==> v4: inputs <==
==> flow/design.v <==
`timescale 1ns / 1ps 
`timescale 1ns / 1ps
 `timescale 1ns / 1ps 
module muldiv#(parameter XLEN = 32)
(
    input                   clk_i,
    input                   rst_i,
    input  [XLEN-1 : 0]     a_i,
    input  [XLEN-1 : 0]     b_i,
    input                   req_i,
    input  [ 2 : 0]         operation_sel_i,
    output reg [XLEN-1 : 0] muldiv_result_o,
    output reg              ready_o
);
function [XLEN-1 : 0] abs;
    input [XLEN-1 : 0] num;
    abs = num[XLEN-1] ? -num : num;
endfunction
wire operation_mul, operation_mulh, operation_mulhsu, operation_mulhu,
     operation_div, operation_divu, operation_rem, operation_remu;
assign operation_mul = (operation_sel_i == 3'b000);
assign operation_mulh = (operation_sel_i == 3'b001);
assign operation_mulhsu = (operation_sel_i == 3'b010);
assign operation_mulhu = (operation_sel_i == 3'b011);
assign operation_div = (operation_sel_i == 3'b100);
assign operation_divu = (operation_sel_i == 3'b101);
assign operation_rem = (operation_sel_i == 3'b110);
assign operation_remu = (operation_sel_i == 3'b111);
wire is_divider, is_a_zero, is_b_zero,
     is_a_neg, is_b_neg, signed_adjust, mul_overflow;
assign is_divider = operation_sel_i[2];
assign is_a_zero = (a_i == 32'b0);
assign is_b_zero = (b_i == 32'b0);
assign is_a_neg  = a_i[31] & (operation_mulh | operation_mulhsu | operation_div | operation_rem);
assign is_b_neg  = b_i[31] & (operation_mulh | operation_div | operation_rem);
assign signed_adjust = is_a_neg ^ is_b_neg;
assign mul_overflow   = (is_a_neg & (a_i[30: 0] == 31'b0));
wire [XLEN-1 : 0] op_a, op_b;
assign op_a = ( | is_a_neg)? abs(a_i) : a_i;
assign op_b = ( | is_b_neg)? abs(b_i) : b_i;
wire              is_calc_done;
reg  [XLEN-1 : 0] reg32;
reg  [XLEN*2 : 0] result;        
reg  [ 5 : 0]     cnt;
reg  [XLEN-1 : 0]   op_a_r, op_b_r;
reg  [XLEN*2-1 : 0] fast_result, mul0, mul1;
reg  [ 1 : 0]       fast_mul_counter;
assign is_calc_done = !(operation_mul | operation_mulh | operation_mulhsu |
                        operation_mulhu)? ~|cnt : & fast_mul_counter;
wire [XLEN-1 : 0] mull, mulh, quotient, remainder;
assign mull = result[31 : 0];
assign mulh = result[63 : 32];
assign quotient = result[31 : 0];
assign remainder = result[64 : 33];
localparam S_IDLE        = 3'b000,
           S_CALC        = 3'b001,
           S_SIGN_ADJUST = 3'b010,
           S_DONE        = 3'b011,
           S_STALL       = 3'b100;
reg [2 : 0] S, S_nxt;
always @(posedge clk_i)
begin
    if (rst_i)
        S <= S_IDLE;
    else
        S <= S_nxt;
end
always @(*)
begin
    case (S)
        S_IDLE:
            S_nxt = (req_i)? (is_a_zero | is_b_zero)? S_DONE : S_CALC : S_IDLE;
        S_CALC:
            S_nxt = (is_calc_done)? S_SIGN_ADJUST : S_CALC;
        S_SIGN_ADJUST:
            S_nxt = S_DONE;
        S_DONE:
            S_nxt = S_IDLE;
        default:
            S_nxt = S_IDLE;
    endcase
end
wire mul_add = result[0];
wire div_sub = (result[63: 32] >= reg32);
wire [32 : 0] adder_opa, adder_opb;
assign adder_opa = is_divider ? -reg32 : reg32;
assign adder_opb = result[63: 32];
wire [32 : 0] adder_tmp = adder_opa + adder_opb;
wire [64 : 0] result_tmp = {adder_tmp, result[31: 0]};
always @(posedge clk_i)
begin
    if (rst_i || ((S == S_IDLE) & req_i)) begin
        fast_result <= 32'b0;
        fast_mul_counter <= 2'b0; 
    end
    else begin
        op_a_r <= op_a;
        op_b_r <= op_b;
        mul0 <= op_a_r * op_b_r;
        mul1 <= mul0;
        fast_result <= mul1;
        fast_mul_counter <= (& fast_mul_counter)? fast_mul_counter : fast_mul_counter + 1;
    end
end
always @(posedge clk_i)
begin
    if ( (S == S_IDLE) & req_i)
    begin
        if (is_divider)
        begin                        
            if (is_b_zero)
            begin                    
                result[64: 33] <= a_i;
                result[32]  <= 1'b0;
                result[31: 0] <= {32{1'b1}};
            end
            else
            begin
                cnt <= 'd32;
                reg32 <= op_b;
                result <= {1'b0, 32'b0, op_a};   
            end
        end
        else
        begin                        
            if (is_a_zero | is_b_zero)
            begin
                result <= 65'b0;
            end
            else
            begin
                cnt <= 'd31;
                reg32 <= op_a;
                result <= {1'b0, 32'b0, op_b};   
            end
        end
    end
    else if (S == S_CALC)
    begin
        cnt <= cnt - 'd1;
        if (is_divider)
        begin
            result <= (div_sub)? {result_tmp[63 : 0], 1'b1} : {result[63 : 0], 1'b0};
        end
        else
        begin
            result <= (mul_add)? {1'b0, result_tmp[64 : 1]} : {1'b0, result[64 : 1]};
        end
    end
    else if (S == S_SIGN_ADJUST)
    begin
        if (is_divider)
        begin
            result[64: 33] <= (is_a_neg)? -remainder : remainder;
            result[31: 0] <= (signed_adjust)? -quotient : quotient;
        end
        else
        begin
            result <= (operation_mulh | operation_mulhu)? (signed_adjust)? -fast_result : fast_result
                    : (operation_mulhsu)? (is_a_neg)? -fast_result : fast_result : fast_result;
        end
    end
end
always @(posedge clk_i)
begin
    if (S == S_DONE || S == S_STALL)
        ready_o <= 1;
    else
        ready_o <= 0;
end
always @(posedge clk_i)
begin
    if (S == S_DONE)
        muldiv_result_o <= ( {32{operation_mul}} & mull)
                      | ( {32{operation_mulh | operation_mulhsu | operation_mulhu}} & mulh)
                      | ( {32{operation_div | operation_divu}} & quotient)
                      | ( {32{operation_rem | operation_remu}} & remainder)
                      ;
    else
        muldiv_result_o <= muldiv_result_o;
end
endmodule
==> flow/run.sh <==
#!/bin/bash
# the make line also repeats each setting of config.mk as NAME=value (left out here)
make -C /OpenROAD-flow-scripts/flow DESIGN_CONFIG=/design/flow/config.mk WORK_HOME=/design/flow/orfs CLKGATE_MAP_FILE= finish
==> flow/config.mk <==
export PLATFORM = sky130hd
export DESIGN_NAME = muldiv
export DESIGN_NICKNAME = muldiv
export VERILOG_FILES = /design/flow/design.v
export SDC_FILE = /design/flow/constraint.sdc
export NUM_CORES = 4
export LEC_CHECK = 0
export CAP_MARGIN = 20
export CORE_MARGIN = 2
export CORE_UTILIZATION = 67
export SLEW_MARGIN = 20
==> flow/constraint.sdc <==
create_clock -name core_clock -period 6.94 [get_ports {clk_i}]
set_input_delay 1.3880 -clock core_clock [delete_from_list [all_inputs] [get_ports {clk_i}]]
set_output_delay 1.3880 -clock core_clock [all_outputs]
set_load 0.01 [all_outputs]
==> inputs of v30, as changes to v4 <==
Settings changed: ABC_AREA from default to 1, CORE_UTILIZATION 67 to 72, CTS_CLUSTER_SIZE from default to 98, PLACE_DENSITY from default to 0.6, TNS_END_PERCENT from default to 5.
==> flow/constraint.sdc (replaced) <==
create_clock -name core_clock -period 5.0 [get_ports {clk_i}]
set_input_delay 1.0000 -clock core_clock [delete_from_list [all_inputs] [get_ports {clk_i}]]
set_output_delay 1.0000 -clock core_clock [all_outputs]
set_load 0.01 [all_outputs]
==> inputs of v32, as changes to v4 <==
Settings changed: ABC_AREA from default to 1, CAP_MARGIN 20 to 10, CELL_PAD_IN_SITES_DETAIL_PLACEMENT from default to 0, CELL_PAD_IN_SITES_GLOBAL_PLACEMENT from default to 0, CORE_ASPECT_RATIO from default to 0.65, CORE_MARGIN 2 to 9, CORE_UTILIZATION 67 to 42, CTS_CLUSTER_SIZE from default to 93, GPL_ROUTABILITY_DRIVEN from default to 0, HOLD_SLACK_MARGIN from default to -0.04, MIN_ROUTING_LAYER from default to met2, PLACE_DENSITY from default to 0.78, SETUP_SLACK_MARGIN from default to -0.15, TNS_END_PERCENT from default to 30.
==> flow/constraint.sdc (replaced) <==
create_clock -name core_clock -period 5.83 [get_ports {clk_i}]
set_input_delay 1.1660 -clock core_clock [delete_from_list [all_inputs] [get_ports {clk_i}]]
set_output_delay 1.1660 -clock core_clock [all_outputs]
set_load 0.01 [all_outputs]
==> results <==
metric                                                                                  v4                     v30                     v32
Outcome                                                         complete, but fails checks  stopped before the end  stopped before the end
Stage where the flow stopped                                                             -                 5_1_grt                 5_1_grt
Reasons for failing layout checks                                     negative setup slack                       -                       -
DP Area                                                                          61580 um2               66520 um2               68070 um2
Instance count of the mapped netlist                                                  6006                    8083                    8083
Routability cong.                                                                    1.032                   1.100                       -
Dpl cells                                                                             7247                    9480                   10370
Die height                                                                        294.0 um                294.1 um                324.2 um
Post-Place Worst Slack                                                          -0.7575 ns               -2.167 ns               -1.462 ns
Overall die width                                                                 294.0 um                294.1 um                489.1 um
DPL Wire Length                                                                  138300 um               189000 um               177800 um
Unique cell type count in the Yosys netlist                                             81                      55                      55
Setup Fix Bufs, Post-CTS                                                                41                      23                      34
Std-Cell Rows                                                                          106                     106                     111
AO/OA Area Share                                                                   0.08729                 0.05869                 0.05869
Post-Synth Adder-Cell Area                                                          0.3932                  0.3658                  0.3658
PostCTS Resize Cnt                                                                     140                     220                     224
Simple Share, Synth                                                                 0.1659                  0.2193                  0.2193
Area share of the leading cell type in the synthesized netlist                      0.3186                  0.2964                  0.2964
Post-synth seq share                                                                0.1993                  0.1854                  0.1854
